==> inputs of run X <==
==> flow/design.v (excerpt) <==
module cpu(clk,reset,s,load,in,out,N,V,Z,w);
  input clk, reset, s, load;
  input [15:0] in;
  output [15:0] out;
  output N, V, Z, w;
  wire [15:0] instruction_out;
  wire loada,loadb,loads,loadc,write,asel,bsel;
  wire [2:0] status;
  wire [1:0] op, ALUop, shift, vsel;
  wire [2:0] opcode, readnum, writenum, nsel;  
  wire [15:0] sximm5, sximm8; 
  wire [15:0] mdata = 16'b0;
  wire [7:0] PC = 8'b0;
  vDFFE #(16) instruct_reg(clk, load , in, instruction_out);  
  instruct_decoder decoder(   .instruction_out(instruction_out),
			        .nsel(nsel),
				.opcode(opcode),
				.op(op),
				.ALUop(ALUop),
				.sximm5(sximm5),
				.sximm8(sximm8),
				.shift(shift),
				.readnum(readnum),
				.writenum(writenum)
  );
  FSM state_machine(    .clk(clk),
			.reset(reset),
			.s(s),
			.w(w),
			.opcode(opcode),
			.op(op),
			.nsel(nsel),
			.loada(loada),
			.loadb(loadb),
			.loadc(loadc),
			.loads(loads),
			.vsel(vsel),
			.write(write),
			.asel(asel),
			.bsel(bsel)
  );
  datapath DP(          .clk(clk),
			.readnum(readnum),
			.writenum(writenum),
			.write(write),
			.vsel(vsel),
			.loada(loada),
			.loadb(loadb),
			.loadc(loadc),
			.loads(loads),
			.shift(shift),
			.ALUop(ALUop),
			.asel(asel),
			.bsel(bsel),
			.mdata(mdata),
			.status(status),
			.C(out),
			.sximm8(sximm8),
			.sximm5(sximm5),
			.PC(PC)
  );	
  assign N = status[0];
  assign V = status[1]; 
  assign Z = status[2];  
endmodule
clock: 4.27 ns
lec_check: 0
abc_area: 0
cap_margin: 20
cell_pad_in_sites_detail_placement: 0
core_aspect_ratio: 0.85
core_margin: 8
core_utilization: 64
cts_cluster_diameter: 363
hold_slack_margin: 0.21
min_routing_layer: met2
place_density_lb_addon: 0.29
setup_slack_margin: -0.02
slew_margin: 20
run.sh (not shown) runs the stock make flow with config.mk's settings and CLKGATE_MAP_FILE=.
==> inputs of run P, as changes to run X <==
ABC_AREA = 1   (was 0)
CELL_PAD_IN_SITES_DETAIL_PLACEMENT = 1   (was 0)
CORE_ASPECT_RATIO = 0.51   (was 0.85)
CORE_MARGIN = 2   (was 8)
CORE_UTILIZATION = 57   (was 64)
CTS_CLUSTER_DIAMETER = default   (was 363)
CTS_CLUSTER_SIZE = 57   (was default)
GPL_ROUTABILITY_DRIVEN = 0   (was default)
HOLD_SLACK_MARGIN = 0.25   (was 0.21)
MAX_ROUTING_LAYER = met4   (was default)
MIN_ROUTING_LAYER = default   (was met2)
PLACE_DENSITY_LB_ADDON = default   (was 0.29)
SETUP_SLACK_MARGIN = default   (was -0.02)
TNS_END_PERCENT = 20   (was default)
==> flow/constraint.sdc (replaced) <==
create_clock -name core_clock -period 3.92 [get_ports {clk}]
set_input_delay 0.7840 -clock core_clock [delete_from_list [all_inputs] [get_ports {clk}]]
set_output_delay 0.7840 -clock core_clock [all_outputs]
set_load 0.01 [all_outputs]
==> flow_summary.toml <==
# yosys + openroad results
[pwr]
pwr.group.clock_mw = 2.07

[timing]
finalSetupViolCount = 20
fin_ws_ns = -0.964

[worst_setup_path]
reg2reg_depth = 28

[outcome]
status = "finished with violations"
failed_checks = "setup timing"

[grt]
antenna_found_initial = 2

[routing]
diodes = 2
via_count = 10100
wl_met3_mm = 7.25
routed_wl_mm = 49.2
routedWlPerCell_um = 35.1

[synth]
synthTopCellsByCount = "nand2_1, edfxtp_1, inv_1"
ys_seq_share_pct = 59.3

[final_layout]
seq_share_pct = 47.4
# the run above: run P

==> flow_summary.toml <==
# yosys + openroad results
[worst_setup_path]
reg2reg_depth = 19
reg2reg_setup_slack_ns = -0.40

[routing]
via_count = 10500
routedWlPerCell_um = 23.4
vias_per_cell = 8.56
wl_met3_mm = 12.0
routed_wl_mm = 28.7
diodes = 0

[outcome]
failed_checks = "setup timing"
status = "finished with violations"

[synth]
async_flop_share_pct = 0
ys_seq_share_pct = 59.7

[pwr]
pwr-share-comb_pct = 15.9

[placement]
preCtsSetupSlack_ns = -0.377

[timing]
finalSetupViolCount = 6
fin_ws_ns = -0.398

[final_layout]
seq_share_pct = 48.7

[grt]
antenna_found_initial = 0
# the run above: run X


==> run M: inputs <==
Starting RTL as in the previous note.
make LEC_CHECK=0 ABC_AREA=0 CAP_MARGIN=30 CELL_PAD_IN_SITES_DETAIL_PLACEMENT=0 CELL_PAD_IN_SITES_GLOBAL_PLACEMENT=3 CORE_ASPECT_RATIO=0.85 CORE_MARGIN=8 CORE_UTILIZATION=64 CTS_CLUSTER_DIAMETER=363 CTS_CLUSTER_SIZE=100 GPL_TIMING_DRIVEN=0 MIN_ROUTING_LAYER=met1 PLACE_DENSITY_LB_ADDON=0.29 SLEW_MARGIN=20 finish   # period 9.7 ns
==> inputs of run H, as changes to run M <==
==> flow/config.mk (replaced) <==
export PLATFORM = sky130hd
export DESIGN_NAME = cpu
export DESIGN_NICKNAME = cpu
export VERILOG_FILES = /design/flow/design.v
export SDC_FILE = /design/flow/constraint.sdc
export NUM_CORES = 4
export LEC_CHECK = 0
export CAP_MARGIN = 20
export CORE_MARGIN = 2
export CORE_UTILIZATION = 40
export SLEW_MARGIN = 20
==> flow/constraint.sdc (replaced) <==
create_clock -name core_clock -period 3.83 [get_ports {clk}]
set_input_delay 0.7660 -clock core_clock [delete_from_list [all_inputs] [get_ports {clk}]]
set_output_delay 0.7660 -clock core_clock [all_outputs]
set_load 0.01 [all_outputs]
==> qor summary <==
	run M	run H
Status	did not finish	failed layout checks
Last stage reached	global placement without I/O	-
Layout check failures	-	negative setup slack
Synthesis area per yosys	10,240 um2	10,240 um2
Portion of the post-synthesis area used by sequential elements	0.5971	0.5971
Summed instance area of the synthesized netlist	10,240 um2	10,240 um2
Dominant register cell in the synthesized netlist	sky130_fd_sc_hd__edfxtp_1	sky130_fd_sc_hd__edfxtp_1
Mean post-synth cell area	11.69 um2	11.69 um2
Fraction of registers with async set or reset after synthesis	0	0
Synth Instances	876	876
Post-synthesis xor/xnor area fraction	0.02394	0.02394
Floorplan die area	20,320 um2	26,900 um2
# rows	42	58
Area fraction in mux cells	0.01417	0.01417
Synthesized netlist net count	943	943
Share of the synthesized area in the top cell type	0.5717	0.5717
Die X	153.2 um	164.0 um
Number of distinct library cells after synthesis	74	74
Yosys simple share	0.1346	0.1346
Core Util at FP	0.6562	0.4067
Vertical extent of the die	132.6 um	164.0 um
Biggest area consumer among synthesized cells	sky130_fd_sc_hd__edfxtp_1	sky130_fd_sc_hd__edfxtp_1
Yosys warning count	8	8
Yosys stat cell total	876	876
Core Region	15,610 um2	25,180 um2
Flip-flops with a built-in enable	195	195
Top-count cell post-synth	sky130_fd_sc_hd__edfxtp_1	sky130_fd_sc_hd__edfxtp_1

==> job 2559: inputs <==
Starting RTL as in the previous note.
clock: 3.78 ns
lec_check: 0
abc_area: 1
cap_margin: 20
cell_pad_in_sites_detail_placement: 0
core_margin: 2
core_utilization: 72
cts_cluster_diameter: 334
cts_cluster_size: 14
hold_slack_margin: 0.3
min_routing_layer: met1
place_density_lb_addon: 0.04
setup_slack_margin: -0.02
slew_margin: 20
==> job 289 (differences from job 2559) <==
- CELL_PAD_IN_SITES_DETAIL_PLACEMENT: 0 -> default
- CORE_UTILIZATION: 72 -> 70
- CTS_CLUSTER_DIAMETER: 334 -> default
- CTS_CLUSTER_SIZE: 14 -> 31
- HOLD_SLACK_MARGIN: 0.3 -> default
- MIN_ROUTING_LAYER: met1 -> default
- PLACE_DENSITY_LB_ADDON: 0.04 -> default
- SETUP_SLACK_MARGIN: -0.02 -> -0.3
==> flow/constraint.sdc (replaced) <==
create_clock -name core_clock -period 3.01 [get_ports {clk}]
set_input_delay 0.6020 -clock core_clock [delete_from_list [all_inputs] [get_ports {clk}]]
set_output_delay 0.6020 -clock core_clock [all_outputs]
set_load 0.01 [all_outputs]
==> comparison table <==
Result of the run: job 2559 finished with violations; job 289 finished with violations
Violated checks: job 2559 negative setup slack; job 289 negative setup slack
Power share of the clock group: job 2559 34.0%; job 289 37.1%
GR Layer Usage met2: job 2559 61.0%; job 289 67.0%
Final standard cell count with taps included and fillers excluded: job 2559 1309; job 289 1383
Placer congestion estimate: job 2559 0.956; job 289 0.928
Worst-skew pair later-pin latency: job 2559 520 ps; job 289 530 ps
Sequential cell fraction of total power: job 2559 51.0%; job 289 47.6%
Post-detailed-route wirelength per cell: job 2559 25.1 µm; job 289 23.0 µm
Internal reg-to-reg setup slack: job 2559 -630 ps; job 289 -950 ps
Period utilisation layout: job 2559 117%; job 289 132%
R2R depth: job 2559 26; job 289 28
Startpoint of the most critical register-to-register path: job 2559 instruct_reg.out[12]; job 289 instruct_reg.out[13]
Cell depth of the worst setup path: job 2559 26; job 289 28
Antenna diode count: job 2559 1; job 289 0
Switching power: job 2559 1.34 mW; job 289 1.79 mW
Routed wl met2: job 2559 15200 µm; job 289 15800 µm
Synth-to-layout area growth: job 2559 20.9%; job 289 28.8%
Clock tree buffer count of the final layout: job 2559 22; job 289 26
Relative slew slack: job 2559 20.7%; job 289 28.4%
Final wirelength: job 2559 32800 µm; job 289 31800 µm
Post-layout worst setup margin: job 2559 -628 ps; job 289 -948 ps
Placed instance area: job 2559 11300 µm²; job 289 12000 µm²

==> raven: inputs <==
cpu again, from the RTL that the note above started with.
// cpu
module cpu(clk,reset,s,load,in,out,N,V,Z,w);
  input clk, reset, s, load;
  input [15:0] in;
  output [15:0] out;
  output N, V, Z, w;
  wire [15:0] instruction_out;
  wire loada,loadb,loads,loadc,write,asel,bsel;
  wire [2:0] status;
  wire [1:0] op, ALUop, shift, vsel;
  wire [2:0] opcode, readnum, writenum, nsel;  
  wire [15:0] sximm5, sximm8; 
  wire [15:0] mdata = 16'b0;
  wire [7:0] PC = 8'b0;
  vDFFE #(16) instruct_reg(clk, load , in, instruction_out);  
  instruct_decoder decoder(   .instruction_out(instruction_out),
			        .nsel(nsel),
				.opcode(opcode),
				.op(op),
				.ALUop(ALUop),
				.sximm5(sximm5),
				.sximm8(sximm8),
				.shift(shift),
				.readnum(readnum),
				.writenum(writenum)
  );
  FSM state_machine(    .clk(clk),
			.reset(reset),
			.s(s),
			.w(w),
			.opcode(opcode),
			.op(op),
			.nsel(nsel),
			.loada(loada),
			.loadb(loadb),
			.loadc(loadc),
			.loads(loads),
			.vsel(vsel),
			.write(write),
			.asel(asel),
			.bsel(bsel)
  );
  datapath DP(          .clk(clk),
			.readnum(readnum),
			.writenum(writenum),
			.write(write),
			.vsel(vsel),
			.loada(loada),
			.loadb(loadb),
			.loadc(loadc),
			.loads(loads),
			.shift(shift),
			.ALUop(ALUop),
			.asel(asel),
			.bsel(bsel),
			.mdata(mdata),
			.status(status),
			.C(out),
			.sximm8(sximm8),
			.sximm5(sximm5),
			.PC(PC)
  );	
  assign N = status[0];
  assign V = status[1]; 
  assign Z = status[2];  
endmodule
clock: 3.04 ns
lec_check: 0
abc_area: 1
cap_margin: 20
core_margin: 2
core_utilization: 71
cts_cluster_diameter: 373
cts_cluster_size: 97
slew_margin: 20
tns_end_percent: 5
==> xenon (differences from raven) <==
- CORE_UTILIZATION: 71 -> 70
- CTS_CLUSTER_DIAMETER: 373 -> default
- CTS_CLUSTER_SIZE: 97 -> 30
- HOLD_SLACK_MARGIN: default -> 0.3
- TNS_END_PERCENT: 5 -> default
==> flow/constraint.sdc (replaced) <==
create_clock -name core_clock -period 3.24 [get_ports {clk}]
set_input_delay 0.6480 -clock core_clock [delete_from_list [all_inputs] [get_ports {clk}]]
set_output_delay 0.6480 -clock core_clock [all_outputs]
set_load 0.01 [all_outputs]
==> Changelog: implementation <==
### Changed

* Die width at 125 um
* Placed cells at 1308
* Die Height at 125 um
* Gpl congestion at 0.923
* Status: did not finish
* Post-DP HPWL at 18.6 mm
* Setup Fix Bufs, Post-CTS at 3
* CTS Buf Count at 6
* Dpl ws at -0.919 ns
* Tool Error: [ERROR DPL-0033] detailed placement checks failed during check placement.
* # resized after CTS at 23
* Core area at approximately 14000 um^2
* Exit stage: 5_1_grt
-- figures above: raven

==> Changelog: implementation <==
### Implementation results

* Dpl ws at -0.626 ns
* Gpl congestion at around 0.97
* # resized after CTS at 51
* Post-DP HPWL at around 19 mm
* Setup Viol. Count Final at 16
* Die Height at 125 um
* Seq pwr share at between 40% and 50%
* Final worst setup slack at -0.626 ns
* Status: failed layout checks
* # Max-Cap Violations at 0
* GR Util met2 at approximately 60%
* Unrepaired setup endpoints after global routing: true
* CP Depth at 25
* Setup Fix Bufs, Post-CTS at 14
* Area share, top type at between 50% and 60%
* Placed cells at between 1k and 1.5k
* CTS Buf Count at 22
* Fail Reasons: negative setup slack
* Core area at 14500 um^2
* Clock Skew at 0.0272 ns
* Largest net degree at the start of global routing at 25
* Sequential power at 3000 uW
-- figures above: xenon

Power figures rest on the tool's default switching activity, not on a simulated workload.
